$ cat flow/config.mk
export PLATFORM = sky130hd
export DESIGN_NAME = alu_design
export DESIGN_NICKNAME = alu_design
export VERILOG_FILES = /design/flow/design.v
export SDC_FILE = /design/flow/constraint.sdc
export NUM_CORES = 4
export LEC_CHECK = 0
export CAP_MARGIN = 20
export CELL_PAD_IN_SITES_GLOBAL_PLACEMENT = 2
export CORE_ASPECT_RATIO = 1.37
export CORE_MARGIN = 2
export CORE_UTILIZATION = 40
export CTS_CLUSTER_SIZE = 10
export MAX_ROUTING_LAYER = met4
export SLEW_MARGIN = 20
$ cat flow/constraint.sdc
create_clock -name core_clock -period 8.3 [get_ports {clock}]
set_input_delay 1.6600 -clock core_clock [delete_from_list [all_inputs] [get_ports {clock}]]
set_output_delay 1.6600 -clock core_clock [all_outputs]
set_load 0.01 [all_outputs]
$ cat flow/design.v
module alu_design #(parameter W = 16, parameter N = 4) ( 
  clock, reset, CE, INP_valid, MODE, CMD, OPA, OPB, CIN, ERR, RES, OV, COUT, G, L, E);
  input clock;
  input reset;
  input CE;                     
  input [1:0] INP_valid;       
  input MODE;                  
  input [N-1:0] CMD;           
  input [W-1:0] OPA;           
  input [W-1:0] OPB;           
  input CIN;                   
  output reg ERR;              
  output reg [2*W-1:0] RES;    
  output reg OV;               
  output reg COUT;             
  output reg G;                
  output reg L;                
  output reg E;                
parameter SHIFT_W = $clog2(W);
reg [W-1:0] opa_r, opb_r;
reg [N-1:0] cmd_r;
reg [1:0] valid_r;
reg mode_r, cin_r;
reg [2*W - 1:0] res_comb;
reg cout_comb, ov_comb, g_comb, l_comb, e_comb, err_comb;
reg [SHIFT_W-1:0] shift_amount;
always @(posedge clock or posedge reset) begin
  if (reset) begin
    opa_r   <= 0;
    opb_r   <= 0;
    cmd_r   <= 0;
    valid_r <= 0;
    mode_r  <= 0;
    cin_r   <= 0;
  end else if (CE) begin
    opa_r   <= OPA;
    opb_r   <= OPB;
    cmd_r   <= CMD;
    valid_r <= INP_valid;
    mode_r  <= MODE;
    cin_r   <= CIN;
  end
end
always @(*) begin
  res_comb  = 0;
  cout_comb = 0;
  ov_comb   = 0;
  g_comb    = 0;
  l_comb    = 0;
  e_comb    = 0;
  err_comb  = 0;
  shift_amount = 0;
  if (mode_r) begin  
    case (valid_r)
      2'b01: begin  
        case (cmd_r)
          4'b0100: begin
            res_comb  = opa_r + 1;
            cout_comb = res_comb[W];
          end
          4'b0101: begin
            res_comb = opa_r - 1;
            ov_comb  = res_comb[W];
          end
          default: err_comb = 1;
        endcase
      end
      2'b10: begin  
        case (cmd_r)
          4'b0110: begin
            res_comb  = {{W{1'b0}}, opb_r + 1};
            cout_comb = res_comb[W];
          end
          4'b0111: begin
            res_comb = {{W{1'b0}}, opb_r - 1};
            ov_comb  = res_comb[W];
          end
          default: err_comb = 1;
        endcase
      end
      2'b11: begin  
        case (cmd_r)
          4'b0000: begin
            res_comb = opa_r + opb_r;
            cout_comb = res_comb[W];
          end
          4'b0001: begin
            res_comb = opa_r - opb_r;
            ov_comb = (opa_r < opb_r);
          end
          4'b0010: begin
            res_comb = opa_r + opb_r + cin_r;
            cout_comb = res_comb[W];
          end
          4'b0011: begin
            res_comb = opa_r - opb_r - cin_r;
            ov_comb = (opa_r < (opb_r + cin_r));
          end
          4'b1000: begin  
            if (opa_r == opb_r) begin
              e_comb = 1;
              g_comb = 0;
              l_comb = 0;
            end
            else if (opa_r > opb_r) begin
              e_comb = 0;
              g_comb = 1;
              l_comb = 0;
            end
            else begin
              e_comb = 0;
              g_comb = 0;
              l_comb = 1;
            end
          end
          4'b1001:   res_comb = (opa_r + 1) * (opb_r + 1);
          4'b1010: res_comb = (opa_r << 1) * opb_r;
          4'b1011: begin  
                   res_comb = $signed(opa_r) + $signed(opb_r);
                   ov_comb = (($signed(opa_r) > 0 && $signed(opb_r) > 0 && $signed(res_comb[W-1:0]) <= 0) ||
                             ($signed(opa_r) < 0 && $signed(opb_r) < 0 && $signed(res_comb[W-1:0]) >= 0));
                  if ($signed(opa_r) == $signed(opb_r)) begin
                    e_comb = 1;
                    g_comb = 0;
                    l_comb = 0;
                  end
                  else if ($signed(opa_r) > $signed(opb_r)) begin
                    e_comb = 0;
                    g_comb = 1;
                    l_comb = 0;
                  end
                  else begin
                    e_comb = 0;
                    g_comb = 0;
                    l_comb = 1;
                  end
          end
          4'b1100: begin  
                   res_comb = $signed(opa_r) - $signed(opb_r);
                   ov_comb = (($signed(opa_r) >= 0 && $signed(opb_r) < 0 && $signed(res_comb[W-1:0]) < 0) ||
                             ($signed(opa_r) < 0 && $signed(opb_r) >= 0 && $signed(res_comb[W-1:0]) >= 0));
                   if ($signed(opa_r) == $signed(opb_r)) begin
                     e_comb = 1;
                     g_comb = 0;
                     l_comb = 0;
                   end
                   else if ($signed(opa_r) > $signed(opb_r)) begin
                     e_comb = 0;
                     g_comb = 1;
                     l_comb = 0;
                   end
                   else begin
                     e_comb = 0;
                     g_comb = 0;
                     l_comb = 1;
                  end
          end
          default: err_comb = 1;
        endcase
      end
      default: err_comb = 1;
    endcase
  end else begin  
    case (valid_r)
      2'b01: begin  
        case (cmd_r)
          4'b0110:   res_comb = {{W{1'b0}}, ~opa_r};
          4'b1000:  res_comb = {{W{1'b0}}, opa_r >> 1};
          4'b1001:  res_comb = {{W{1'b0}}, opa_r << 1};
          default: err_comb = 1;
        endcase
      end
      2'b10: begin  
        case (cmd_r)
          4'b0111:   res_comb = {{W{1'b0}}, ~opb_r};
          4'b1010:  res_comb = {{W{1'b0}}, opb_r >> 1};
          4'b1011:  res_comb = {{W{1'b0}}, opb_r << 1};
          default: err_comb = 1;
        endcase
      end
      2'b11: begin  
        case (cmd_r)
          4'b0000:   res_comb = {{W{1'b0}}, opa_r & opb_r};
          4'b0001:  res_comb = {{W{1'b0}}, ~(opa_r & opb_r)};
          4'b0010:    res_comb = {{W{1'b0}}, opa_r | opb_r};
          4'b0011:   res_comb = {{W{1'b0}}, ~(opa_r | opb_r)};
          4'b0100:   res_comb = {{W{1'b0}}, opa_r ^ opb_r};
          4'b0101:  res_comb = {{W{1'b0}}, ~(opa_r ^ opb_r)};
          4'b1100: begin  
            if (|opb_r[W-1:SHIFT_W+1])   
              err_comb = 1;
            else begin
              shift_amount = opb_r[SHIFT_W-1:0];
              res_comb = {{W{1'b0}}, (opa_r << shift_amount) | (opa_r >> (W - shift_amount))};
            end
          end
          4'b1101: begin  
            if (|opb_r[W-1:SHIFT_W+1])   
              err_comb = 1;
            else begin
              shift_amount = opb_r[SHIFT_W-1:0];
              res_comb = {{W{1'b0}}, (opa_r >> shift_amount) | (opa_r << (W - shift_amount))};
            end
          end
          default: err_comb = 1;
        endcase
      end
      default: err_comb = 1;
    endcase
  end
end
always @(posedge clock or posedge reset) begin
  if (reset) begin
    RES  <= 0;
    COUT <= 0;
    OV   <= 0;
    G    <= 0;
    L    <= 0;
    E    <= 0;
    ERR  <= 0;
  end else if (CE) begin
    RES  <= res_comb;
    COUT <= cout_comb;
    OV   <= ov_comb;
    G    <= g_comb;
    L    <= l_comb;
    E    <= e_comb;
    ERR  <= err_comb;
  end
end
endmodule
$ cat flow/run.sh
#!/bin/bash
# the make line also repeats each setting of config.mk as NAME=value (left out here)
make -C /OpenROAD-flow-scripts/flow DESIGN_CONFIG=/design/flow/config.mk WORK_HOME=/design/flow/orfs CLKGATE_MAP_FILE= finish
==> results.yml, run 1 <==
# synthesis and place-and-route metrics
setup_path:
  cpPeakStageDelay_ns: 0.80
  worstSetupStartpoint: "opb_r[7]"
  cp.depth: 26
  r2r-start: "opb_r[7]"
  start_kind: "flip-flop"
  cp.arrival_ns: 8.24
  worstPathBufferInverterCount: 5
  r2r-end: "RES[30]"
  cp_top_family: "adder cells"
  ff2ff_setup_slack_ns: 0.32
  worstRegToRegCells: 26
  crit_fanout: 15
  endpoint_kind: "flip-flop"
  path_class: "flip-flop to flip-flop"
  endpoint: "RES[30]"
  required_ns: 8.56
  crit_top_cell: "fa_1"
  crit_slowest_cell: "dfrtp_1"
worst_hold_path:
  worstHoldEndpoint: "RES[20]"
  hold_depth: 2
  hold_start: "RES[20]"
  worstHoldPathType: "flip-flop to flip-flop"
sta:
  drv_slew: 0
  rsz0062_at_grt: "no"
  relSlewSlack: 0.1099
  period_used_share: 0.9618
  timing.hold.ws_ns: 0.5169
  period_needed_ns: 7.983
  finClkSkew_ns: 0.01443
  tightestPinTransition_ns: 1.302
  finalHoldViolCount: 0
  max_clock_freq_ghz: 0.1253
  setup_viol: 0
placement:
  portBuffers: 80
  gp_congestion: 1.045
  place_inst: 4837
  hpwlAfterDp_mm: 123.0
cts:
  h-tree-depth: 3
  cts_root_buf: "clkbuf_16"
  cts_tree: "done"
  numClockSinks: 78
  cts_inserted_buffers: 9
  clock_path_buffers: 2
  clock_latency_ns: 0.41
  hold_buffers: 0
  clk_pin_slew_ns: 0.08
floorplanning:
  core-area_um2: 74070
  pin_count: 81
  die_area_um2: 76910
  die_h_um: 323.9
  rows: 117
  die_x_um: 237.5
  initCoreUtil: 0.4033
drt:
  via_per_inst: 6.188
  firstDrtPassIters: 8
  finalWirelength_mm: 152.1
  ant_nets: 0
  wire_per_inst_um: 31.32
  num_vias: 30060
  drc_errors: 0
  drtIter0Drc: 3134
synthesis:
  yosysWarningCount: 1
  seq_area_frac_synth: 0.06534
  synth.top_cells.by_count: "inv_1, nand2_1, fa_1"
  synth-area-yosys_um2: 29870
  ys_sh_adder: 0.3945
  topCellsByArea: "fa_1, ha_1, inv_1"
  yosysUniqueCellTypes: 82
  synthCells: 3809
  aoi_share: 0.1617
  ys_ff: 78
  xor_share: 0.06965
  yosys_cells: 3809
  synth-simple-area-share: 0.1708
  synthMuxAreaShare: 0.03388
  topCombFamilyByArea: "adder cells"
  async_flop_share: 1.000
  ff_type: "dfrtp_1"
  syn_nets: 4543
  edf_count: 0
  yosysTopAreaCell: "fa_1"
  yosysTopAreaCellShare: 0.2801
  synthMostInstantiatedCell: "inv_1"
  avgSynthCellArea_um2: 7.843
  syn-cell-area_um2: 29870
job:
  warning_count: 65
  maxCapViolCount: 0
global_routing:
  antenna_found_initial: 5
  grtUsageTotal: 0.4106
  grt_max_degree: 57
  grt_pass1_wl_mm: 219.0
  grt-ovfl-total: 0
  grt_pass1_vias: 31422
finish:
  area_growth_syn_to_layout_pct: 11.33
  layout.nets: 4631
  fin_cells: 4858
status:
  status: "complete, no violations"
[layout make-up]
cell class                 instances  area, um^2
multi-input combinational       2908       24960
antenna                            4       10.01
inverter                         591        2221
fill                            7620       40820
timing repair buffer             309        2580
tap                              952        1191
clock inverter                     7       103.9
sequential                        78        1963
clock buffer                       9       225.2
[per-stage QoR]
stage	area (um^2)	util	worst slack, ns	TNS (ns)
after floorplan	29890	-	0.07579	0
after global placement	32800	0.4427	-0.3037	-0.6486
after detailed placement	32810	0.4429	-0.3732	-0.9423
after CTS	33150	0.4475	0.04884	0
after global routing	33260	0.4490	0.01387	0
final	33260	0.4490	0.3167	0
[metal layers]
layer  routed length [um]  up-vias  GRT usage
met5                    0        -          -
met4                12530        0     0.2840
met3                10870      572    0.06051
met2                74230     1687     0.6890
met1                54510    15054     0.4511
li1                     -    12747          -
[repair_timing]
item	in CTS	in global routing
endpoints found under the setup margin	6	6
gates cloned	0	0
buffers inserted	0	1
gates resized	4	22
endpoints found under the hold margin	0	0
pin swaps	0	1
==> inputs of run 2 (changes only) <==
Settings changed: CAP_MARGIN 20 to 10, CELL_PAD_IN_SITES_GLOBAL_PLACEMENT 2 to default, CORE_ASPECT_RATIO 1.37 to default, CORE_UTILIZATION 40 to 65, CTS_CLUSTER_DIAMETER from default to 220, CTS_CLUSTER_SIZE 10 to 48, SETUP_SLACK_MARGIN from default to -0.56, TNS_END_PERCENT from default to 5.
Clock period 8.3 ns to 6.69 ns, I/O delays scaled along.
==> results.yml, run 2 <==
# synthesis and place-and-route metrics
synthesis:
  ys_sh_adder: 0.3945
  syn_nets: 4543
  avgSynthCellArea_um2: 7.843
  edf_count: 0
  syn-cell-area_um2: 29870
  synthMostInstantiatedCell: "inv_1"
  ys_ff: 78
  seq_area_frac_synth: 0.06534
  topCombFamilyByArea: "adder cells"
  ff_type: "dfrtp_1"
  synth.top_cells.by_count: "inv_1, nand2_1, fa_1"
  topCellsByArea: "fa_1, ha_1, inv_1"
  async_flop_share: 1.000
  yosysWarningCount: 1
  aoi_share: 0.1617
  synth-simple-area-share: 0.1708
  yosysTopAreaCell: "fa_1"
  xor_share: 0.06965
  synthMuxAreaShare: 0.03388
  yosys_cells: 3809
  synthCells: 3809
  synth-area-yosys_um2: 29870
  yosysUniqueCellTypes: 82
  yosysTopAreaCellShare: 0.2801
finish:
  area_growth_syn_to_layout_pct: 17.92
  layout.nets: 4880
  fin_util: 0.7763
  n_fill_cell: 3122
cts:
  h-tree-depth: 3
  clk_pin_slew_ns: 0.07
  hold_buffers: 0
  clock_path_buffers: 2
  cts_inserted_buffers: 9
  cts_tree: "done"
  numClockSinks: 78
  cts_root_buf: "clkbuf_16"
  clock_latency_ns: 0.39
drt:
  finalWirelength_mm: 138.3
  drtIter0Drc: 6491
  via_per_inst: 7.058
  firstDrtPassIters: 22
  num_vias: 33609
  drc_errors: 0
  wire_per_inst_um: 29.03
  ant_nets: 0
setup_path:
  ff2ff_setup_slack_ns: -0.85
  cp.arrival_ns: 7.80
  endpoint: "RES[31]"
  required_ns: 6.95
  crit_fanout: 25
  endpoint_kind: "flip-flop"
  worstSetupStartpoint: "opa_r[4]"
  cp.depth: 27
  start_kind: "flip-flop"
  worstRegToRegCells: 27
  r2r-end: "RES[31]"
  path_class: "flip-flop to flip-flop"
  r2r-start: "opa_r[4]"
  cpPeakStageDelay_ns: 0.54
  crit_slowest_cell: "fa_1"
  worstPathBufferInverterCount: 8
  cp_top_family: "adder cells"
sta:
  relSlewSlack: 0.1432
  setup_ws_ns: -0.8453
  drv_slew: 0
  finClkSkew_ns: 0.008533
  period_needed_ns: 7.535
  rsz0062_at_grt: "yes"
  finalHoldViolCount: 0
  max_clock_freq_ghz: 0.1327
  tightestPinTransition_ns: 1.253
  setup_viol: 23
  tns_ns: -12.10
  period_used_share: 1.126
global_routing:
  grt_max_degree: 57
  antenna_found_initial: 10
  grtUsageTotal: 0.5998
  grt_pass1_wl_mm: 203.6
  grt_pass1_vias: 33968
  grt-ovfl-total: 0
worst_hold_path:
  worstHoldEndpoint: "RES[0]"
  worstHoldPathType: "flip-flop to flip-flop"
  hold_start: "RES[0]"
  hold_depth: 1
floorplanning:
  core-area_um2: 45380
  die_h_um: 218.4
  die_x_um: 218.4
  die_area_um2: 47690
  pin_count: 81
  initCoreUtil: 0.6583
  rows: 78
placement:
  gp_congestion: 1.236
  hpwlAfterDp_mm: 106.4
  post-place-ws_ns: -1.255
  portBuffers: 80
job:
  warning_count: 68
  maxCapViolCount: 0
status:
  check.faults: "setup timing"
  status: "finished with violations"
==> run 2: per-stage QoR <==
stage	area (um^2)	hold slack (ns)	instances
final	35230	0.4939	4762
after global routing	35230	0.5057	4761
after CTS	34900	0.4911	4748
after detailed placement	34390	0.4742	4725
after global placement	34380	0.4855	4725
after floorplan	30150	0.5211	3809
==> run 2: layout make-up <==
class	count	area, um^2	share of cell area
antenna	11	27.53	0.0007814
clock buffer	11	242.7	0.006890
clock inverter	5	58.81	0.001669
inverter	591	2221	0.06304
multi-input combinational	2908	25410	0.7213
sequential	78	1963	0.05573
tap	600	750.7	0.02131
timing repair buffer	558	4556	0.1293
==> run 2: layer usage <==
layer / global-route usage / wire (um)
met1: 0.6696 / 44410
met4: 0.4732 / 15330
met2: 0.8178 / 54180
met3: 0.2828 / 24340
met5: - / 0
==> run 2: timing repair <==
item | 4_1_cts | 5_1_grt
gates resized | 38 | 55
buffers inserted | 10 | 3
endpoints found under the setup margin | 15 | 19
pin swaps | 12 | 14
==> inputs of run 3 (changes only) <==
Settings changed: CAP_MARGIN 10 to 20, CORE_UTILIZATION 65 to 45, CTS_CLUSTER_DIAMETER 220 to default, CTS_CLUSTER_SIZE 48 to default, MAX_ROUTING_LAYER met4 to default, PLACE_DENSITY from default to 0.6, SETUP_SLACK_MARGIN -0.56 to default, TNS_END_PERCENT 5 to default.
Clock period 6.69 ns to 8.3 ns, I/O delays scaled along.
==> results.yml, run 3 <==
# synthesis and place-and-route metrics
worst_hold_path:
  worstHoldPathType: "flip-flop to flip-flop"
  hold_start: "RES[10]"
  hold_depth: 1
  worstHoldEndpoint: "RES[10]"
drt:
  via_per_inst: 6.297
  finalWirelength_mm: 136.1
  drtIter0Drc: 3620
  ant_nets: 0
  firstDrtPassIters: 11
  num_vias: 29899
  wire_per_inst_um: 28.66
  drc_errors: 0
global_routing:
  grt_pass1_vias: 29594
  grt-ovfl-total: 0
  grt_max_degree: 76
  grtUsageTotal: 0.4009
  antenna_found_initial: 6
  grt_pass1_wl_mm: 199.4
synthesis:
  ff_type: "dfrtp_1"
  synth.top_cells.by_count: "inv_1, nand2_1, fa_1"
  topCombFamilyByArea: "adder cells"
  yosysTopAreaCellShare: 0.2801
  yosysTopAreaCell: "fa_1"
  xor_share: 0.06965
  ys_ff: 78
  yosys_cells: 3809
  syn_nets: 4543
  topCellsByArea: "fa_1, ha_1, inv_1"
  yosysWarningCount: 1
  seq_area_frac_synth: 0.06534
  syn-cell-area_um2: 29870
  yosysUniqueCellTypes: 82
  edf_count: 0
  async_flop_share: 1.000
  synthCells: 3809
  synthMuxAreaShare: 0.03388
  synth-area-yosys_um2: 29870
  synth-simple-area-share: 0.1708
  aoi_share: 0.1617
  synthMostInstantiatedCell: "inv_1"
  avgSynthCellArea_um2: 7.843
  ys_sh_adder: 0.3945
cts:
  numClockSinks: 78
  cts_root_buf: "clkbuf_16"
  clock_latency_ns: 0.40
  hold_buffers: 0
  h-tree-depth: 3
  cts_inserted_buffers: 9
  clk_pin_slew_ns: 0.07
  cts_tree: "done"
  clock_path_buffers: 2
setup_path:
  crit_slowest_cell: "fa_1"
  start_kind: "flip-flop"
  ff2ff_setup_slack_ns: 0.30
  cpPeakStageDelay_ns: 0.55
  r2r-end: "RES[31]"
  worstPathBufferInverterCount: 5
  crit_fanout: 20
  worstRegToRegCells: 24
  r2r-start: "opb_r[5]"
  required_ns: 8.56
  cp.arrival_ns: 8.27
  crit_chain: "buf_4 > inv_1 > nor2_1 > fa_1 > fa_1 > fa_1 > fa_1 > inv_1 > fa_1 > inv_1 > fa_1 > ha_1 > nand3_1 > nor3_1 > o211ai_1 > buf_4 > a21oi_1 > nor2_1 > o31ai_1 > a221oi_1 > o31a_1 > xnor2_1 > a221oi_1 > o2bb2ai_1"
  path_class: "flip-flop to flip-flop"
  cp.depth: 24
  endpoint_kind: "flip-flop"
  worstSetupStartpoint: "opb_r[5]"
  endpoint: "RES[31]"
  crit_top_cell: "fa_1"
  cp_top_family: "adder cells"
sta:
  drv_slew: 0
  relSlewSlack: 0.1312
  max_clock_freq_ghz: 0.1249
  period_used_share: 0.9643
  finClkSkew_ns: 0.01123
  tightestPinTransition_ns: 1.291
  period_needed_ns: 8.004
  setup_viol: 0
  finalHoldViolCount: 0
status:
  status: "complete, no violations"
job:
  maxCapViolCount: 0
  warning_count: 63
floorplanning:
  core-area_um2: 65750
  die_h_um: 261.7
  rows: 94
  die_x_um: 261.7
  die_area_um2: 68460
  pin_count: 81
  initCoreUtil: 0.4544
placement:
  gp_congestion: 1.060
  hpwlAfterDp_mm: 107.8
  portBuffers: 80
  dpl_cell_area_um2: 32540
finish:
  fin_area_um2: 33040
  fin_util: 0.5025
  layout.nets: 4609
  area_growth_syn_to_layout_pct: 10.59
==> run 3: cell type report <==
class / count / area [um^2]
Fill cell: 6537 / 32710
Multi-Input combinational cell: 2908 / 25000
Timing Repair Buffer: 287 / 2435
Inverter: 591 / 2221
Sequential cell: 78 / 1962
Tap cell: 864 / 1081
Clock buffer: 10 / 229.0
Clock inverter: 6 / 95.09
Antenna cell: 4 / 10.01
==> run 3: routing by layer <==
metal / GRT usage / part of all wire / up-vias
li1: - / - / 12674
met1: 0.5235 / 0.39 / 14631
met2: 0.6053 / 0.43 / 2025
met3: 0.1025 / 0.12 / 565
met4: 0.2262 / 0.070 / 4
met5: 0 / 0.00016 / -
==> run 3: per-stage QoR <==
step / setup WS (ns) / instances / setup TNS [ns] / hold WS [ns]
2_1_floorplan: 0.07579 / 3809 / 0 / 0.5211
3_3_place_gp: 0.3443 / 4727 / 0 / 0.4644
3_5_place_dp: 0.1904 / 4727 / 0 / 0.4723
4_1_cts: 0.1644 / 4743 / 0 / 0.4906
5_1_grt: -0.02194 / 4744 / -0.02194 / 0.5030
6_report: 0.2963 / 4748 / 0 / 0.4863
==> run 3: what timing repair did <==
item | CTS | global route
setup buffers | 0 | 1
endpoints found under the setup margin | 0 | 10
gates resized | 0 | 29
hold endpoints to repair | 0 | 0
==> inputs of run 4 (changes only) <==
Settings changed: CORE_UTILIZATION 45 to 33.
Clock period 8.3 ns to 12.1 ns, I/O delays scaled along.
==> results.yml, run 4 <==
# synthesis and place-and-route metrics
status:
  status: "complete, no violations"
synthesis:
  synthCells: 3809
  yosysUniqueCellTypes: 82
  synth-area-yosys_um2: 29870
  ff_type: "dfrtp_1"
  ys_ff: 78
  ys_sh_adder: 0.3945
  xor_share: 0.06965
  seq_area_frac_synth: 0.06534
  synthMostInstantiatedCell: "inv_1"
  yosys_cells: 3809
  synth-simple-area-share: 0.1708
  synthMuxAreaShare: 0.03388
  topCellsByArea: "fa_1, ha_1, inv_1"
  synth.top_cells.by_count: "inv_1, nand2_1, fa_1"
  topCombFamilyByArea: "adder cells"
  syn-cell-area_um2: 29870
  aoi_share: 0.1617
  yosysWarningCount: 1
  async_flop_share: 1.000
  yosysTopAreaCellShare: 0.2801
  edf_count: 0
  syn_nets: 4543
  yosysTopAreaCell: "fa_1"
  avgSynthCellArea_um2: 7.843
drt:
  wire_per_inst_um: 26.97
  firstDrtPassIters: 12
  drc_errors: 0
  drtIter0Drc: 3523
  num_vias: 29501
  via_per_inst: 5.927
  finalWirelength_mm: 134.2
  ant_nets: 0
sta:
  period_used_share: 0.7536
  tightestPinTransition_ns: 1.290
  tns_ns: 0
  period_needed_ns: 9.118
  finalHoldViolCount: 0
  relSlewSlack: 0.1375
  finClkSkew_ns: 0.02464
  rsz0062_at_grt: "no"
  max_clock_freq_ghz: 0.1097
  setup_ws_ns: 2.982
  drv_slew: 0
  setup_viol: 0
global_routing:
  grt_pass1_wl_mm: 197.9
  grtUsageMet1: 0.3719
  grt-busiest-layer: "met2"
  grt_max_degree: 60
  grt-ovfl-total: 0
  grtUsageTotal: 0.2865
  use_met3: 0.07503
  met2_usage: 0.4269
  grt_pass1_vias: 29572
  antenna_found_initial: 2
worst_hold_path:
  hold_depth: 1
  hold_start: "RES[10]"
  worstHoldEndpoint: "RES[10]"
  worstHoldPathType: "flip-flop to flip-flop"
setup_path:
  cp.arrival_ns: 9.38
  cpPeakStageDelay_ns: 0.93
  cp_top_family: "adder cells"
  crit_fanout: 17
  start_kind: "flip-flop"
  ff2ff_setup_slack_ns: 2.98
  crit_slowest_cell: "xnor2_1"
  path_class: "flip-flop to flip-flop"
  r2r-end: "RES[28]"
  crit_top_cell: "fa_1"
  endpoint: "RES[28]"
  worstPathBufferInverterCount: 5
  worstRegToRegCells: 28
  endpoint_kind: "flip-flop"
  worstSetupStartpoint: "opb_r[3]"
  required_ns: 12.36
  cp.depth: 28
  r2r-start: "opb_r[3]"
cts:
  cts_post_setup_buffers_inserted: 0
  clock_latency_ns: 0.41
  h-tree-depth: 3
  numClockSinks: 78
  clk_pin_slew_ns: 0.08
  cts_root_buf: "clkbuf_16"
  cts_inserted_buffers: 9
  ctsResizeCount: 0
  clock_path_buffers: 2
  cts_tree: "done"
  hold_buffers: 0
placement:
  hpwlAfterDp_mm: 102.4
  portBuffers: 80
  dpl_cell_area_um2: 32250
  place_inst: 4958
  post-place-ws_ns: 2.893
  gp_congestion: 1.048
floorplanning:
  die_area_um2: 92950
  pin_count: 81
  die_x_um: 304.9
  core-area_um2: 89870
  initCoreUtil: 0.3324
  rows: 110
  die_h_um: 304.9
finish:
  comb_area_um2: 24880
  fin_cells: 4977
  area_growth_syn_to_layout_pct: 9.080
  layout.nets: 4527
  regArea_um2: 1959
  n_fill_cell: 9412
  fin_area_um2: 32590
job:
  warning_count: 63
  maxCapViolCount: 0
==> run 4: routing by layer <==
layer  vias up  wire length, um
li1      12518                -
met1     14444            52690
met2      2019            55750
met3       518            15880
met4         2             9892
met5         -               12
==> run 4: final cells by class <==
type	count	share of cell area
Antenna cell	3	0.0002304
Clock buffer	9	0.006911
Clock inverter	7	0.002726
Inverter	591	0.06815
Multi-Input combinational cell	2908	0.7634
Sequential cell	78	0.06013
Tap cell	1176	0.04515
Timing Repair Buffer	205	0.05329
==> run 4: per-stage QoR <==
| stage | hold WS (ns) | util |
|---|---|---|
| after floorplan | 0.5211 | - |
| after global placement | 0.4738 | 0.3587 |
| after detailed placement | 0.4728 | 0.3588 |
| after CTS | 0.4988 | 0.3623 |
| after global routing | 0.5271 | 0.3625 |
| final | 0.4957 | 0.3626 |
==> inputs of run 5 (changes only) <==
Settings changed: CAP_MARGIN 20 to 35, CELL_PAD_IN_SITES_DETAIL_PLACEMENT from default to 1, CORE_ASPECT_RATIO from default to 0.57, CORE_UTILIZATION 33 to 36, CTS_CLUSTER_DIAMETER from default to 135, CTS_CLUSTER_SIZE from default to 98, GPL_ROUTABILITY_DRIVEN from default to 1, GPL_TIMING_DRIVEN from default to 0, MAX_ROUTING_LAYER from default to met4, MIN_ROUTING_LAYER from default to met2, PLACE_DENSITY 0.6 to default, PLACE_DENSITY_LB_ADDON from default to 0.25, SLEW_MARGIN 20 to 15, TNS_END_PERCENT from default to 95.
Clock period 12.1 ns to 8.3 ns, I/O delays scaled along.
==> results.yml, run 5 <==
# flow metrics
global_routing:
  grt-ovfl-total: 3631
  grtUsageTotal: 0.9142
synthesis:
  yosysWarningCount: 1
  syn-cell-area_um2: 29870
  seq_area_frac_synth: 0.06534
  yosysTopAreaCellShare: 0.2801
  ff_type: "dfrtp_1"
  aoi_share: 0.1617
  yosys_cells: 3809
  avgSynthCellArea_um2: 7.843
  topCombFamilyByArea: "adder cells"
  synthMuxAreaShare: 0.03388
  xor_share: 0.06965
  yosysUniqueCellTypes: 82
  syn_nets: 4543
  synth-simple-area-share: 0.1708
  ys_sh_adder: 0.3945
  yosysTopAreaCell: "fa_1"
  synth-area-yosys_um2: 29870
  synthMostInstantiatedCell: "inv_1"
  topCellsByArea: "fa_1, ha_1, inv_1"
  synthCells: 3809
  ys_ff: 78
  synth.top_cells.by_count: "inv_1, nand2_1, fa_1"
  async_flop_share: 1.000
  edf_count: 0
status:
  firstError: "[ERROR GRT-0116] Global routing finished with congestion. Check the congestion regions in the DRC Viewer."
  status: "aborted with a tool error"
  haltStage: "5_1_grt"
floorplanning:
  rows: 79
  pin_count: 81
  die_area_um2: 85390
  initCoreUtil: 0.3650
  die_x_um: 385.6
  die_h_um: 221.5
  core-area_um2: 81840
cts:
  cts_inserted_buffers: 9
  cts_root_buf: "clkbuf_16"
  clock_path_buffers: 2
  hold_buffers: 0
  numClockSinks: 78
  h-tree-depth: 3
placement:
  gp_congestion: 1.270
  hpwlAfterDp_mm: 169.2
  portBuffers: 80
  post-place-ws_ns: -4.397
run 5: what timing repair did:
action / 4_1_cts
pin swaps: 21
buffers inserted: 33
gates resized: 270
setup endpoints to repair: 29
run 5: stage by stage:
| stage | hold slack (ns) | TNS, ns | cells | area [um^2] | utilization |
|---|---|---|---|---|---|
| 3_3_place_gp | 0.4868 | -101.74 | 4982 | 32060 | 0.3917 |
| 3_5_place_dp | 0.4834 | -92.00 | 5076 | 33300 | 0.4069 |
| 2_1_floorplan | 0.5211 | 0 | 3809 | 29890 | - |
| 4_1_cts | 0.5111 | -0.01942 | 5113 | 34820 | 0.4254 |
run 5: per-layer routing:
| metal | overflow | global-route usage |
|---|---|---|
| met1 | - | - |
| met2 | 95 | 0.8728 |
| met3 | 3443 | 1.188 |
| met4 | 93 | 0.5534 |
| met5 | - | - |
==> inputs of run 6 (changes only) <==
Settings changed: CAP_MARGIN 35 to 20, CELL_PAD_IN_SITES_DETAIL_PLACEMENT 1 to default, CORE_ASPECT_RATIO 0.57 to default, CORE_UTILIZATION 36 to 72, CTS_CLUSTER_DIAMETER 135 to default, CTS_CLUSTER_SIZE 98 to 49, GPL_ROUTABILITY_DRIVEN 1 to default, GPL_TIMING_DRIVEN 0 to default, MIN_ROUTING_LAYER met2 to default, PLACE_DENSITY_LB_ADDON 0.25 to 0.27, SLEW_MARGIN 15 to 20, TNS_END_PERCENT 95 to 5.
Clock period 8.3 ns to 7.27 ns, I/O delays scaled along.
==> results.yml, run 6 <==
# flow metrics
synthesis:
  yosysUniqueCellTypes: 82
  yosysTopAreaCell: "fa_1"
  yosys_cells: 3809
  avgSynthCellArea_um2: 7.843
  synth-area-yosys_um2: 29870
  syn-cell-area_um2: 29870
  synthMostInstantiatedCell: "inv_1"
  topCellsByArea: "fa_1, ha_1, inv_1"
  xor_share: 0.06965
  aoi_share: 0.1617
  seq_area_frac_synth: 0.06534
  ys_ff: 78
  synthCells: 3809
  yosysTopAreaCellShare: 0.2801
  async_flop_share: 1.000
  ff_type: "dfrtp_1"
  syn_nets: 4543
  edf_count: 0
  ys_sh_adder: 0.3945
  synth.top_cells.by_count: "inv_1, nand2_1, fa_1"
  synthMuxAreaShare: 0.03388
  synth-simple-area-share: 0.1708
  topCombFamilyByArea: "adder cells"
  yosysWarningCount: 1
global_routing:
  grt-ovfl-total: 11
  grtUsageTotal: 0.7399
cts:
  h-tree-depth: 3
  clock_path_buffers: 2
  numClockSinks: 78
  cts_inserted_buffers: 9
  cts_root_buf: "clkbuf_16"
placement:
  gp_congestion: 1.322
  hpwlAfterDp_mm: 98.55
  portBuffers: 80
  post-place-ws_ns: -0.4733
floorplanning:
  die_x_um: 207.7
  pin_count: 81
  initCoreUtil: 0.7300
  core-area_um2: 40920
  die_area_um2: 43140
  die_h_um: 207.7
  rows: 74
status:
  status: "aborted with a tool error"
  firstError: "[ERROR GRT-0232] Routing congestion too high. Check the congestion heatmap in the GUI."
  haltStage: "5_1_grt"
-- run 6: repair_timing --
item,4_1_cts
setup endpoints to repair,17
setup buffers,11
pin swaps,29
hold buffers,0
resized,61
-- run 6: metal layers --
metal  GRT overflow  track usage
met1              1       0.7460
met5              -            -
met3              0       0.6061
met2              5       0.8678
met4              5       0.6694
-- run 6: stage by stage --
stage	hold slack, ns	std cells	instance area, um^2
2_1_floorplan	0.5211	3809	30140
4_1_cts	0.5073	4574	34080
3_3_place_gp	0.4639	4547	33440
3_5_place_dp	0.4932	4547	33440
==> inputs of run 7 (changes only) <==
Settings changed: CORE_UTILIZATION 72 to 37, CTS_CLUSTER_SIZE 49 to default, GPL_ROUTABILITY_DRIVEN from default to 1, HOLD_SLACK_MARGIN from default to 0.1, MAX_ROUTING_LAYER met4 to met5, MIN_ROUTING_LAYER from default to met1, PLACE_DENSITY_LB_ADDON 0.27 to 0.16, TNS_END_PERCENT 5 to default.
Clock period 7.27 ns to 4.59 ns, I/O delays scaled along.
==> results.yml, run 7 <==
# synthesis and place-and-route metrics
synthesis:
  syn_nets: 4543
  yosysWarningCount: 1
  aoi_share: 0.1617
  synth-simple-area-share: 0.1708
  syn-cell-area_um2: 29870
  yosysTopAreaCell: "fa_1"
  ys_sh_adder: 0.3945
  ff_type: "dfrtp_1"
  synthCells: 3809
  yosysTopAreaCellShare: 0.2801
  avgSynthCellArea_um2: 7.843
  topCellsByArea: "fa_1, ha_1, inv_1"
  synthMostInstantiatedCell: "inv_1"
  xor_share: 0.06965
  async_flop_share: 1.000
  yosysUniqueCellTypes: 82
  synth.top_cells.by_count: "inv_1, nand2_1, fa_1"
  seq_area_frac_synth: 0.06534
  synth-area-yosys_um2: 29870
  yosys_cells: 3809
  ys_ff: 78
  topCombFamilyByArea: "adder cells"
  edf_count: 0
  synthMuxAreaShare: 0.03388
global_routing:
  antenna_found_initial: 6
  grt-ovfl-total: 0
  grt_pass1_vias: 32916
  grt_max_degree: 57
  grt_pass1_wl_mm: 223.5
  grtUsageTotal: 0.3712
setup_path:
  cp.arrival_ns: 7.60
  cpPeakStageDelay_ns: 0.54
  cp.depth: 31
  required_ns: 4.87
  worstRegToRegCells: 31
  crit_slowest_cell: "fa_1"
  path_class: "flip-flop to flip-flop"
  r2r-end: "RES[28]"
  endpoint: "RES[28]"
  endpoint_kind: "flip-flop"
  r2r-start: "opa_r[6]"
  worstSetupStartpoint: "opa_r[6]"
  crit_fanout: 4
  crit_top_cell: "fa_1"
  start_kind: "flip-flop"
  ff2ff_setup_slack_ns: -2.73
  cp_top_family: "adder cells"
  worstPathBufferInverterCount: 9
sta:
  drv_slew: 0
  rsz0062_at_grt: "yes"
  setup_ws_ns: -2.730
  period_used_share: 1.595
  finClkSkew_ns: 0.02357
  setup_viol: 30
  tightestPinTransition_ns: 1.146
  relSlewSlack: 0.2355
  max_clock_freq_ghz: 0.1366
  tns_ns: -61.77
  period_needed_ns: 7.320
  finalHoldViolCount: 0
  timing.hold.ws_ns: 0.5128
cts:
  numClockSinks: 78
  cts_inserted_buffers: 9
  cts_root_buf: "clkbuf_16"
  clock_path_buffers: 2
  clock_latency_ns: 0.42
  hold_buffers: 0
  h-tree-depth: 3
  clk_pin_slew_ns: 0.08
  cts_tree: "done"
drt:
  wire_per_inst_um: 27.18
  drc_errors: 0
  firstDrtPassIters: 8
  drtIter0Drc: 3665
  ant_nets: 0
  num_vias: 32209
  finalWirelength_mm: 152.9
  via_per_inst: 5.724
worst_hold_path:
  hold_start: "RES[20]"
  worstHoldPathType: "flip-flop to flip-flop"
  hold_depth: 2
  worstHoldEndpoint: "RES[20]"
floorplanning:
  die_x_um: 288.1
  die_area_um2: 83030
  initCoreUtil: 0.3721
  core-area_um2: 80290
  pin_count: 81
  die_h_um: 288.1
  rows: 104
placement:
  portBuffers: 80
  place_inst: 5522
  gp_congestion: 1.060
  hpwlAfterDp_mm: 124.7
job:
  maxCapViolCount: 0
  warning_count: 66
finish:
  fin_cells: 5627
  layout.nets: 5294
  n_fill_cell: 7866
  area_growth_syn_to_layout_pct: 36.40
status:
  check.faults: "setup timing"
  status: "finished with violations"
==> run 7: what timing repair did <==
action	in CTS	in global routing
pin swaps	114	82
setup endpoints to repair	33	31
cloned	0	1
buffers inserted	82	23
gates resized	320	78
==> run 7: final cells by class <==
class                           count  area (um^2)  area share
Multi-Input combinational cell   2908        26650      0.6540
Timing Repair Buffer              972         8248      0.2024
Inverter                          591         2243     0.05505
Sequential cell                    78         1973     0.04842
Tap cell                         1060         1326     0.03255
Clock buffer                        9        225.2    0.005527
Clock inverter                      7        78.83    0.001934
Antenna cell                        2        5.005   0.0001228
==> run 7: routing by layer <==
| layer | GRT usage | vias to the layer above | part of all wire |
|---|---|---|---|
| met2 | 0.5580 | 1728 | 0.42 |
| met5 | 0.006250 | - | 0.0015 |
| li1 | - | 14054 | - |
| met4 | 0.2038 | 13 | 0.065 |
| met1 | 0.4903 | 15966 | 0.41 |
| met3 | 0.09068 | 448 | 0.098 |
==> run 7: metrics by stage <==
step                        util  instance area, um^2  setup WS (ns)
after floorplan                -                30580         -2.540
after global placement    0.4732                37990         -3.316
after detailed placement  0.4732                37990         -3.287
after CTS                 0.5016                40270         -2.662
after global routing      0.5075                40740         -3.001
final                     0.5075                40750         -2.730
==> inputs of run 8 (changes only) <==
Settings changed: ABC_AREA from default to 0, CAP_MARGIN 20 to 10, CELL_PAD_IN_SITES_GLOBAL_PLACEMENT from default to 2, CORE_ASPECT_RATIO from default to 1.3, CORE_UTILIZATION 37 to 70, CTS_CLUSTER_SIZE from default to 87, GPL_ROUTABILITY_DRIVEN 1 to 0, GPL_TIMING_DRIVEN from default to 0, HOLD_SLACK_MARGIN 0.1 to default, MAX_ROUTING_LAYER met5 to default, MIN_ROUTING_LAYER met1 to met2, PLACE_DENSITY_LB_ADDON 0.16 to 0.23.
Clock period 4.59 ns to 6.49 ns, I/O delays scaled along.
==> results.yml, run 8 <==
# flow metrics
synthesis:
  synth-area-yosys_um2: 29870
  yosysUniqueCellTypes: 82
  edf_count: 0
  synth.top_cells.by_count: "inv_1, nand2_1, fa_1"
  ys_ff: 78
  topCellsByArea: "fa_1, ha_1, inv_1"
  syn-cell-area_um2: 29870
  syn_nets: 4543
  ys_sh_adder: 0.3945
  ff_type: "dfrtp_1"
  yosysTopAreaCell: "fa_1"
  topCombFamilyByArea: "adder cells"
  synth-simple-area-share: 0.1708
  async_flop_share: 1.000
  synthCells: 3809
  seq_area_frac_synth: 0.06534
  yosysTopAreaCellShare: 0.2801
  avgSynthCellArea_um2: 7.843
  synthMostInstantiatedCell: "inv_1"
  synthMuxAreaShare: 0.03388
  xor_share: 0.06965
  yosysWarningCount: 1
  yosys_cells: 3809
  aoi_share: 0.1617
floorplanning:
  die_x_um: 185.2
  die_area_um2: 44360
  die_h_um: 239.5
  core-area_um2: 42290
  initCoreUtil: 0.7064
  rows: 86
status:
  status: "aborted with a tool error"
  firstError: "[ERROR FLW-0024] Place density exceeds 1.0 (current PLACE_DENSITY_LB_ADDON =  0.23). Please check if the value of  PLACE_DENSITY_LB_ADDON is between 0 and 0.99."
  haltStage: "3_1_place_gp_skip_io"
==> inputs of run 9 (changes only) <==
Settings changed: ABC_AREA 0 to default, CAP_MARGIN 10 to 20, CELL_PAD_IN_SITES_GLOBAL_PLACEMENT 2 to default, CORE_ASPECT_RATIO 1.3 to default, CORE_UTILIZATION 70 to 66, CTS_CLUSTER_DIAMETER from default to 230, CTS_CLUSTER_SIZE 87 to 45, GPL_ROUTABILITY_DRIVEN 0 to default, GPL_TIMING_DRIVEN 0 to default, MAX_ROUTING_LAYER from default to met4, MIN_ROUTING_LAYER met2 to default, PLACE_DENSITY from default to 0.6, PLACE_DENSITY_LB_ADDON 0.23 to default.
Clock period 6.49 ns to 6.52 ns, I/O delays scaled along.
==> results.yml, run 9 <==
# flow metrics
status:
  status: "aborted with a tool error"
  haltStage: "5_1_grt"
  firstError: "[ERROR GRT-0232] Routing congestion too high. Check the congestion heatmap in the GUI."
cts:
  cts_root_buf: "clkbuf_16"
  h-tree-depth: 3
  clock_path_buffers: 2
  numClockSinks: 78
  cts_inserted_buffers: 9
synthesis:
  edf_count: 0
  syn_nets: 4543
  syn-cell-area_um2: 29870
  xor_share: 0.06965
  seq_area_frac_synth: 0.06534
  synthMostInstantiatedCell: "inv_1"
  yosysUniqueCellTypes: 82
  synth-area-yosys_um2: 29870
  yosysTopAreaCell: "fa_1"
  async_flop_share: 1.000
  avgSynthCellArea_um2: 7.843
  synth.top_cells.by_count: "inv_1, nand2_1, fa_1"
  ys_ff: 78
  ys_sh_adder: 0.3945
  topCombFamilyByArea: "adder cells"
  ff_type: "dfrtp_1"
  yosys_cells: 3809
  yosysTopAreaCellShare: 0.2801
  aoi_share: 0.1617
  synth-simple-area-share: 0.1708
  yosysWarningCount: 1
  topCellsByArea: "fa_1, ha_1, inv_1"
  synthMuxAreaShare: 0.03388
  synthCells: 3809
placement:
  hpwlAfterDp_mm: 109.6
  dpl_cell_area_um2: 34920
  place_inst: 4779
  gp_congestion: 1.260
  post-place-ws_ns: -1.341
  portBuffers: 80
global_routing:
  grtUsageTotal: 0.7648
  grt-ovfl-total: 12
floorplanning:
  pin_count: 81
  initCoreUtil: 0.6726
  rows: 77
  core-area_um2: 44410
  die_x_um: 216.8
  die_h_um: 216.8
  die_area_um2: 46980
## run 9: stage by stage
stage	setup TNS, ns
2_1_floorplan	-4.526
3_3_place_gp	-14.67
3_5_place_dp	-20.18
4_1_cts	-10.58
## run 9: repair_timing
action                     CTS
buffers inserted            12
setup endpoints to repair   25
gates resized              108
pin swaps                   19
hold buffers                 0
## run 9: routing by layer
metal,overflow,track usage
met3,0,0.6096
met4,5,0.6941
met2,6,0.9068
met5,-,-
met1,1,0.7733
==> inputs of run 10 (changes only) <==
Settings changed: ABC_AREA from default to 1, CELL_PAD_IN_SITES_DETAIL_PLACEMENT from default to 1, CORE_ASPECT_RATIO from default to 1.25, CORE_MARGIN 2 to 10, CORE_UTILIZATION 66 to 17, CTS_CLUSTER_DIAMETER 230 to default, CTS_CLUSTER_SIZE 45 to 56, GPL_ROUTABILITY_DRIVEN from default to 1, GPL_TIMING_DRIVEN from default to 0, MAX_ROUTING_LAYER met4 to met5, MIN_ROUTING_LAYER from default to met1, PLACE_DENSITY 0.6 to default, PLACE_DENSITY_LB_ADDON from default to 0.24, SETUP_SLACK_MARGIN from default to 1.19, SLEW_MARGIN 20 to 35, TNS_END_PERCENT from default to 90.
Clock period 6.52 ns to 7.8 ns, I/O delays scaled along.
==> results.yml, run 10 <==
# synthesis and place-and-route metrics
synthesis:
  avgSynthCellArea_um2: 6.596
  xor_share: 0.01578
  seq_area_frac_synth: 0.06201
  synth-simple-area-share: 0.2837
  async_flop_share: 1.000
  edf_count: 0
  yosysUniqueCellTypes: 64
  synth.top_cells.by_count: "nand2_1, inv_1, fa_1"
  syn-cell-area_um2: 31480
  yosysWarningCount: 1
  aoi_share: 0.1254
  yosysTopAreaCellShare: 0.2659
  ys_ff: 78
  synthMuxAreaShare: 0.0003180
  synthCells: 4772
  topCellsByArea: "fa_1, nand2_1, ha_1"
  syn_nets: 5506
  topCombFamilyByArea: "adder cells"
  yosys_cells: 4772
  yosysTopAreaCell: "fa_1"
  ff_type: "dfrtp_1"
  synthMostInstantiatedCell: "nand2_1"
  synth-area-yosys_um2: 31480
  ys_sh_adder: 0.3744
drt:
  drtIter0Drc: 2616
  num_vias: 35271
  ant_nets: 0
  finalWirelength_mm: 191.6
  via_per_inst: 4.698
  drc_errors: 0
  wire_per_inst_um: 25.52
  firstDrtPassIters: 5
global_routing:
  grt_pass1_vias: 37140
  grt-ovfl-total: 0
  grt_max_degree: 52
  grtUsageTotal: 0.1827
  antenna_found_initial: 7
  grt_pass1_wl_mm: 269.0
setup_path:
  cp.depth: 33
  cpPeakStageDelay_ns: 0.64
  cp_top_family: "adder cells"
  ff2ff_setup_slack_ns: 0.73
  r2r-end: "RES[15]"
  crit_top_cell: "fa_1"
  cp.arrival_ns: 7.40
  crit_slowest_cell: "fa_2"
  worstRegToRegCells: 33
  r2r-start: "opa_r[5]"
  start_kind: "flip-flop"
  required_ns: 8.13
  path_class: "flip-flop to flip-flop"
  endpoint_kind: "flip-flop"
  worstSetupStartpoint: "opa_r[5]"
  crit_fanout: 8
  worstPathBufferInverterCount: 8
  endpoint: "RES[15]"
finish:
  comb_area_um2: 27320
  fin_util: 0.2217
  layout.nets: 5830
  area_growth_syn_to_layout_pct: 29.69
  regArea_um2: 1996
  n_fill_cell: 22585
sta:
  tns_ns: 0
  relSlewSlack: 0.3207
  max_clock_freq_ghz: 0.1415
  drv_slew: 0
  rsz0062_at_grt: "yes"
  period_used_share: 0.9063
  setup_ws_ns: 0.7307
  finClkSkew_ns: 0.02963
  period_needed_ns: 7.069
  finalHoldViolCount: 0
  tightestPinTransition_ns: 1.019
  setup_viol: 0
placement:
  portBuffers: 79
  hpwlAfterDp_mm: 154.7
  post-place-ws_ns: -2.288
  gp_congestion: 0.9875
floorplanning:
  rows: 176
  die_x_um: 404.9
  initCoreUtil: 0.1710
  core-area_um2: 184100
  die_area_um2: 202900
  pin_count: 81
  die_h_um: 501.1
worst_hold_path:
  worstHoldPathType: "flip-flop to flip-flop"
  hold_start: "RES[11]"
  worstHoldEndpoint: "RES[11]"
  hold_depth: 2
cts:
  cts_tree: "done"
  hold_buffers: 0
  clk_pin_slew_ns: 0.08
  numClockSinks: 78
  cts_inserted_buffers: 9
  clock_path_buffers: 2
  h-tree-depth: 3
  cts_root_buf: "clkbuf_16"
  clock_latency_ns: 0.45
job:
  warning_count: 65
  maxCapViolCount: 0
status:
  status: "complete, no violations"
## run 10: what timing repair did
item,CTS,global route
setup buffers,151,79
gates resized,652,315
gates cloned,0,0
pin swaps,132,141
setup endpoints to repair,28,26
## run 10: metrics by stage
stage,cell area [um^2],hold WS [ns],cells
6_report,40820,0.4797,7507
5_1_grt,40820,0.5117,7505
4_1_cts,39120,0.4836,7425
3_5_place_dp,35420,0.4640,7258
3_3_place_gp,35280,0.4623,7254
2_1_floorplan,31490,0.5006,4772
## run 10: final cells by class
type,count,share of cell area
Timing Repair Buffer,313,0.06896
Antenna cell,3,0.0001839
Tap cell,2403,0.07365
Clock buffer,10,0.005609
Sequential cell,78,0.04889
Inverter,929,0.09030
Buffer,200,0.04144
Clock inverter,6,0.001686
Multi-Input combinational cell,3565,0.6693
## run 10: routing by layer
metal,share of wire,wire (um),global-route usage,vias up
met5,0,0,0,-
met4,0.077,14740,0.1179,0
met3,0.056,10650,0.02427,415
met2,0.47,89730,0.3072,1296
met1,0.40,76500,0.2178,18013
li1,-,-,-,15547
==> inputs of run 11 (changes only) <==
Settings changed: ABC_AREA 1 to default, CELL_PAD_IN_SITES_DETAIL_PLACEMENT 1 to default, CORE_ASPECT_RATIO 1.25 to default, CORE_MARGIN 10 to 2, CORE_UTILIZATION 17 to 45, CTS_CLUSTER_SIZE 56 to default, GPL_ROUTABILITY_DRIVEN 1 to default, GPL_TIMING_DRIVEN 0 to default, MAX_ROUTING_LAYER met5 to default, MIN_ROUTING_LAYER met1 to default, PLACE_DENSITY from default to 0.6, PLACE_DENSITY_LB_ADDON 0.24 to default, SETUP_SLACK_MARGIN 1.19 to default, SLEW_MARGIN 35 to 20, TNS_END_PERCENT 90 to default.
Clock period 7.8 ns to 5.2 ns, I/O delays scaled along.
==> results.yml, run 11 <==
# synthesis and place-and-route metrics
sta:
  finalHoldViolCount: 0
  setup_ws_ns: -2.179
  relSlewSlack: 0.1931
  rsz0062_at_grt: "yes"
  max_clock_freq_ghz: 0.1355
  finClkSkew_ns: 0.01686
  period_used_share: 1.419
  tightestPinTransition_ns: 1.199
  setup_viol: 27
  period_needed_ns: 7.379
  drv_slew: 0
synthesis:
  syn_nets: 4543
  avgSynthCellArea_um2: 7.843
  ys_sh_adder: 0.3945
  synthCells: 3809
  yosysWarningCount: 1
  yosysTopAreaCell: "fa_1"
  synth-simple-area-share: 0.1708
  synthMostInstantiatedCell: "inv_1"
  yosysUniqueCellTypes: 82
  synth-area-yosys_um2: 29870
  async_flop_share: 1.000
  ff_type: "dfrtp_1"
  edf_count: 0
  synthMuxAreaShare: 0.03388
  xor_share: 0.06965
  syn-cell-area_um2: 29870
  ys_ff: 78
  topCombFamilyByArea: "adder cells"
  synth.top_cells.by_count: "inv_1, nand2_1, fa_1"
  seq_area_frac_synth: 0.06534
  yosysTopAreaCellShare: 0.2801
  yosys_cells: 3809
  aoi_share: 0.1617
  topCellsByArea: "fa_1, ha_1, inv_1"
finish:
  n_fill_cell: 6037
  regArea_um2: 1967
  layout.nets: 5177
  area_growth_syn_to_layout_pct: 31.30
  comb_area_um2: 26390
  fin_util: 0.5966
worst_hold_path:
  hold_start: "RES[10]"
  worstHoldEndpoint: "RES[10]"
  hold_depth: 1
  worstHoldPathType: "flip-flop to flip-flop"
setup_path:
  cpPeakStageDelay_ns: 0.53
  worstSetupStartpoint: "opb_r[3]"
  endpoint: "RES[30]"
  start_kind: "flip-flop"
  r2r-start: "opb_r[3]"
  endpoint_kind: "flip-flop"
  r2r-end: "RES[30]"
  cp.depth: 28
  required_ns: 5.45
  path_class: "flip-flop to flip-flop"
  worstRegToRegCells: 28
  worstPathBufferInverterCount: 6
  cp.arrival_ns: 7.63
  ff2ff_setup_slack_ns: -2.18
  cp_top_family: "adder cells"
  crit_fanout: 5
  crit_slowest_cell: "fa_1"
  crit_top_cell: "fa_1"
global_routing:
  grt_max_degree: 57
  grt_pass1_wl_mm: 210.8
  grt-ovfl-total: 0
  grt_pass1_vias: 32137
  grtUsageTotal: 0.4251
  antenna_found_initial: 3
floorplanning:
  die_h_um: 261.7
  die_area_um2: 68460
  rows: 94
  core-area_um2: 65750
  die_x_um: 261.7
  initCoreUtil: 0.4544
  pin_count: 81
cts:
  clk_pin_slew_ns: 0.08
  cts_tree: "done"
  hold_buffers: 0
  clock_latency_ns: 0.41
  cts_inserted_buffers: 9
  clock_path_buffers: 2
  cts_root_buf: "clkbuf_16"
  numClockSinks: 78
  h-tree-depth: 3
drt:
  ant_nets: 0
  drtIter0Drc: 3781
  top_layer_used: "met5"
  dr_wl_met2_mm: 61.67
  wl_met1_mm: 57.21
  finalWirelength_mm: 144.5
  firstDrtPassIters: 8
  num_vias: 31972
  wl_met3_mm: 15.71
  via_per_inst: 6.018
  drc_errors: 0
  wire_per_inst_um: 27.21
status:
  status: "finished with violations"
  check.faults: "setup timing"
placement:
  portBuffers: 80
  hpwlAfterDp_mm: 117.6
  gp_congestion: 1.054
job:
  maxCapViolCount: 0
  warning_count: 66
## run 11: through the flow
stage	std cells	hold slack, ns	cell area (um^2)	setup TNS, ns	setup slack (ns)
floorplan	3809	0.5211	30570	-31.95	-1.930
global placement	5223	0.4654	36910	-52.68	-3.057
detailed placement	5223	0.4721	36910	-53.39	-3.044
CTS	5301	0.4907	38820	-41.94	-2.159
global route	5312	0.5257	39220	-49.77	-2.493
finish	5313	0.4938	39220	-43.10	-2.179
## run 11: area by class of cell
| class | instances | share of cell area |
|---|---|---|
| diodes | 1 | 0.00006380 |
| multi-input cells | 2908 | 0.6728 |
| clock buffers | 9 | 0.005742 |
| clock inverters | 7 | 0.002711 |
| flip-flops and latches | 78 | 0.05015 |
| inverters | 591 | 0.05710 |
| well taps | 864 | 0.02756 |
| repair buffers | 855 | 0.1838 |
## run 11: metal layers
layer / global-route usage / up-vias
li1: - / 13824
met2: 0.6478 / 1900
met3: 0.1027 / 500
met5: 0 / -
met1: 0.5559 / 15742
met4: 0.2352 / 6
## run 11: what timing repair did
item	4_1_cts	5_1_grt
setup endpoints to repair	27	28
pin swaps	98	68
gates resized	228	71
buffers inserted	66	16
==> inputs of run 12 (changes only) <==
Settings changed: CELL_PAD_IN_SITES_GLOBAL_PLACEMENT from default to 3, CORE_MARGIN 2 to 8, GPL_ROUTABILITY_DRIVEN from default to 1, GPL_TIMING_DRIVEN from default to 0, PLACE_DENSITY 0.6 to default, SETUP_SLACK_MARGIN from default to 0.3, SLEW_MARGIN 20 to 35.
Clock period 5.2 ns to 5.94 ns, I/O delays scaled along.
==> results.yml, run 12 <==
# flow metrics
synthesis:
  synth.top_cells.by_count: "inv_1, nand2_1, fa_1"
  synthCells: 3809
  synthMostInstantiatedCell: "inv_1"
  async_flop_share: 1.000
  ys_sh_adder: 0.3945
  yosys_cells: 3809
  synth-simple-area-share: 0.1708
  seq_area_frac_synth: 0.06534
  ff_type: "dfrtp_1"
  ys_ff: 78
  yosysTopAreaCell: "fa_1"
  aoi_share: 0.1617
  topCombFamilyByArea: "adder cells"
  yosysUniqueCellTypes: 82
  edf_count: 0
  avgSynthCellArea_um2: 7.843
  syn-cell-area_um2: 29870
  synthMuxAreaShare: 0.03388
  yosysWarningCount: 1
  xor_share: 0.06965
  yosysTopAreaCellShare: 0.2801
  synth-area-yosys_um2: 29870
  topCellsByArea: "fa_1, ha_1, inv_1"
  syn_nets: 4543
floorplanning:
  rows: 94
  core-area_um2: 65750
  die_x_um: 273.7
  pin_count: 81
  initCoreUtil: 0.4544
  die_h_um: 273.7
  die_area_um2: 74890
status:
  firstError: "[ERROR GPL-0301] Utilization 100.946 % exceeds 100%."
  haltStage: "3_3_place_gp"
  status: "aborted with a tool error"
==> inputs of run 13 (changes only) <==
Settings changed: ABC_AREA from default to 1, CELL_PAD_IN_SITES_DETAIL_PLACEMENT from default to 1, CORE_ASPECT_RATIO from default to 1.37, CORE_UTILIZATION 45 to 15, CTS_CLUSTER_SIZE from default to 96, HOLD_SLACK_MARGIN from default to 0.05, MAX_ROUTING_LAYER from default to met4, MIN_ROUTING_LAYER from default to met2, SETUP_SLACK_MARGIN 0.3 to 0.43, SLEW_MARGIN 35 to 30, TNS_END_PERCENT from default to 90.
Clock period 5.94 ns to 8.3 ns, I/O delays scaled along.
==> results.yml, run 13 <==
# synthesis and place-and-route metrics
status:
  status: "complete, no violations"
job:
  maxCapViolCount: 0
  warning_count: 65
finish:
  layout.nets: 5690
  fin_util: 0.1848
  fin_area_um2: 38730
  area_growth_syn_to_layout_pct: 23.04
placement:
  hpwlAfterDp_mm: 193.9
  gp_congestion: 1.040
  portBuffers: 79
  post-place-ws_ns: -2.323
  dpl_cell_area_um2: 36030
synthesis:
  yosysWarningCount: 1
  syn_nets: 5506
  syn-cell-area_um2: 31480
  synthCells: 4772
  synthMostInstantiatedCell: "nand2_1"
  topCellsByArea: "fa_1, nand2_1, ha_1"
  synth-simple-area-share: 0.2837
  synth-area-yosys_um2: 31480
  ys_ff: 78
  edf_count: 0
  ff_type: "dfrtp_1"
  avgSynthCellArea_um2: 6.596
  yosysUniqueCellTypes: 64
  ys_sh_adder: 0.3744
  synth.top_cells.by_count: "nand2_1, inv_1, fa_1"
  async_flop_share: 1.000
  seq_area_frac_synth: 0.06201
  xor_share: 0.01578
  synthMuxAreaShare: 0.0003180
  yosysTopAreaCell: "fa_1"
  topCombFamilyByArea: "adder cells"
  yosysTopAreaCellShare: 0.2659
  aoi_share: 0.1254
  yosys_cells: 4772
cts:
  clock_latency_ns: 0.45
  cts_tree: "done"
  clk_pin_slew_ns: 0.08
  cts_inserted_buffers: 9
  clock_path_buffers: 2
  cts_root_buf: "clkbuf_16"
  h-tree-depth: 3
  hold_buffers: 0
  numClockSinks: 78
setup_path:
  worstSetupStartpoint: "opb_r[7]"
  crit_slowest_cell: "fa_2"
  r2r-end: "RES[28]"
  crit_fanout: 10
  endpoint: "RES[28]"
  cp.arrival_ns: 8.00
  r2r-start: "opb_r[7]"
  start_kind: "flip-flop"
  worstPathBufferInverterCount: 7
  cp.depth: 32
  ff2ff_setup_slack_ns: 0.64
  worstRegToRegCells: 32
  crit_top_cell: "nand2_1"
  endpoint_kind: "flip-flop"
  path_class: "flip-flop to flip-flop"
  cp_top_family: "adder cells"
  cpPeakStageDelay_ns: 0.65
  required_ns: 8.63
global_routing:
  grt-busiest-layer: "met2"
  met2_usage: 0.4111
  grt_pass1_vias: 54495
  grt_pass1_wl_mm: 323.1
  antenna_found_initial: 4
  grtUsageMet1: 0
  grtUsageTotal: 0.3297
  use_met3: 0.3903
  grt-ovfl-total: 0
  grt_max_degree: 48
sta:
  setup_viol: 0
  finalHoldViolCount: 0
  period_used_share: 0.9235
  setup_ws_ns: 0.6351
  max_clock_freq_ghz: 0.1305
  tightestPinTransition_ns: 1.084
  rsz0062_at_grt: "yes"
  finClkSkew_ns: 0.02805
  tns_ns: 0
  period_needed_ns: 7.665
  relSlewSlack: 0.2776
  drv_slew: 0
drt:
  ant_nets: 0
  num_vias: 47492
  finalWirelength_mm: 242.4
  firstDrtPassIters: 7
  via_per_inst: 6.105
  drc_errors: 0
  wire_per_inst_um: 31.16
  drtIter0Drc: 8048
floorplanning:
  pin_count: 81
  die_h_um: 552.2
  core-area_um2: 209500
  die_x_um: 407.4
  initCoreUtil: 0.1502
  rows: 197
  die_area_um2: 224900
worst_hold_path:
  hold_start: "RES[19]"
  hold_depth: 2
  worstHoldEndpoint: "RES[19]"
  worstHoldPathType: "flip-flop to flip-flop"
-- run 13: metrics by stage --
| step | hold slack [ns] | std cells |
|---|---|---|
| after floorplan | 0.5006 | 4772 |
| after global placement | 0.4727 | 7637 |
| after detailed placement | 0.4688 | 7646 |
| after CTS | 0.4913 | 7709 |
| after global routing | 0.5256 | 7759 |
| final | 0.4939 | 7779 |
-- run 13: cell type report --
type                       instances  area [um^2]
sequential                        78         2008
fill                           25676       170800
clock buffer                       9        225.2
buffer                           199         1369
multi-input combinational       3565        26210
inverter                         929         3616
timing repair buffer             174         1670
clock inverter                     7        60.06
tap                             2786         3486
antenna                           32        80.08
-- run 13: per-layer routing --
metal	share of wire	up-vias	routed length, um
met3	0.38	1455	93130
met2	0.53	14724	127700
li1	-	15183	-
met5	0	-	0
met1	0	16130	0
met4	0.089	0	21510
-- run 13: timing repair --
action	4_1_cts	5_1_grt
gates resized	303	249
pin swaps	17	44
setup buffers	48	36
endpoints found under the setup margin	28	24
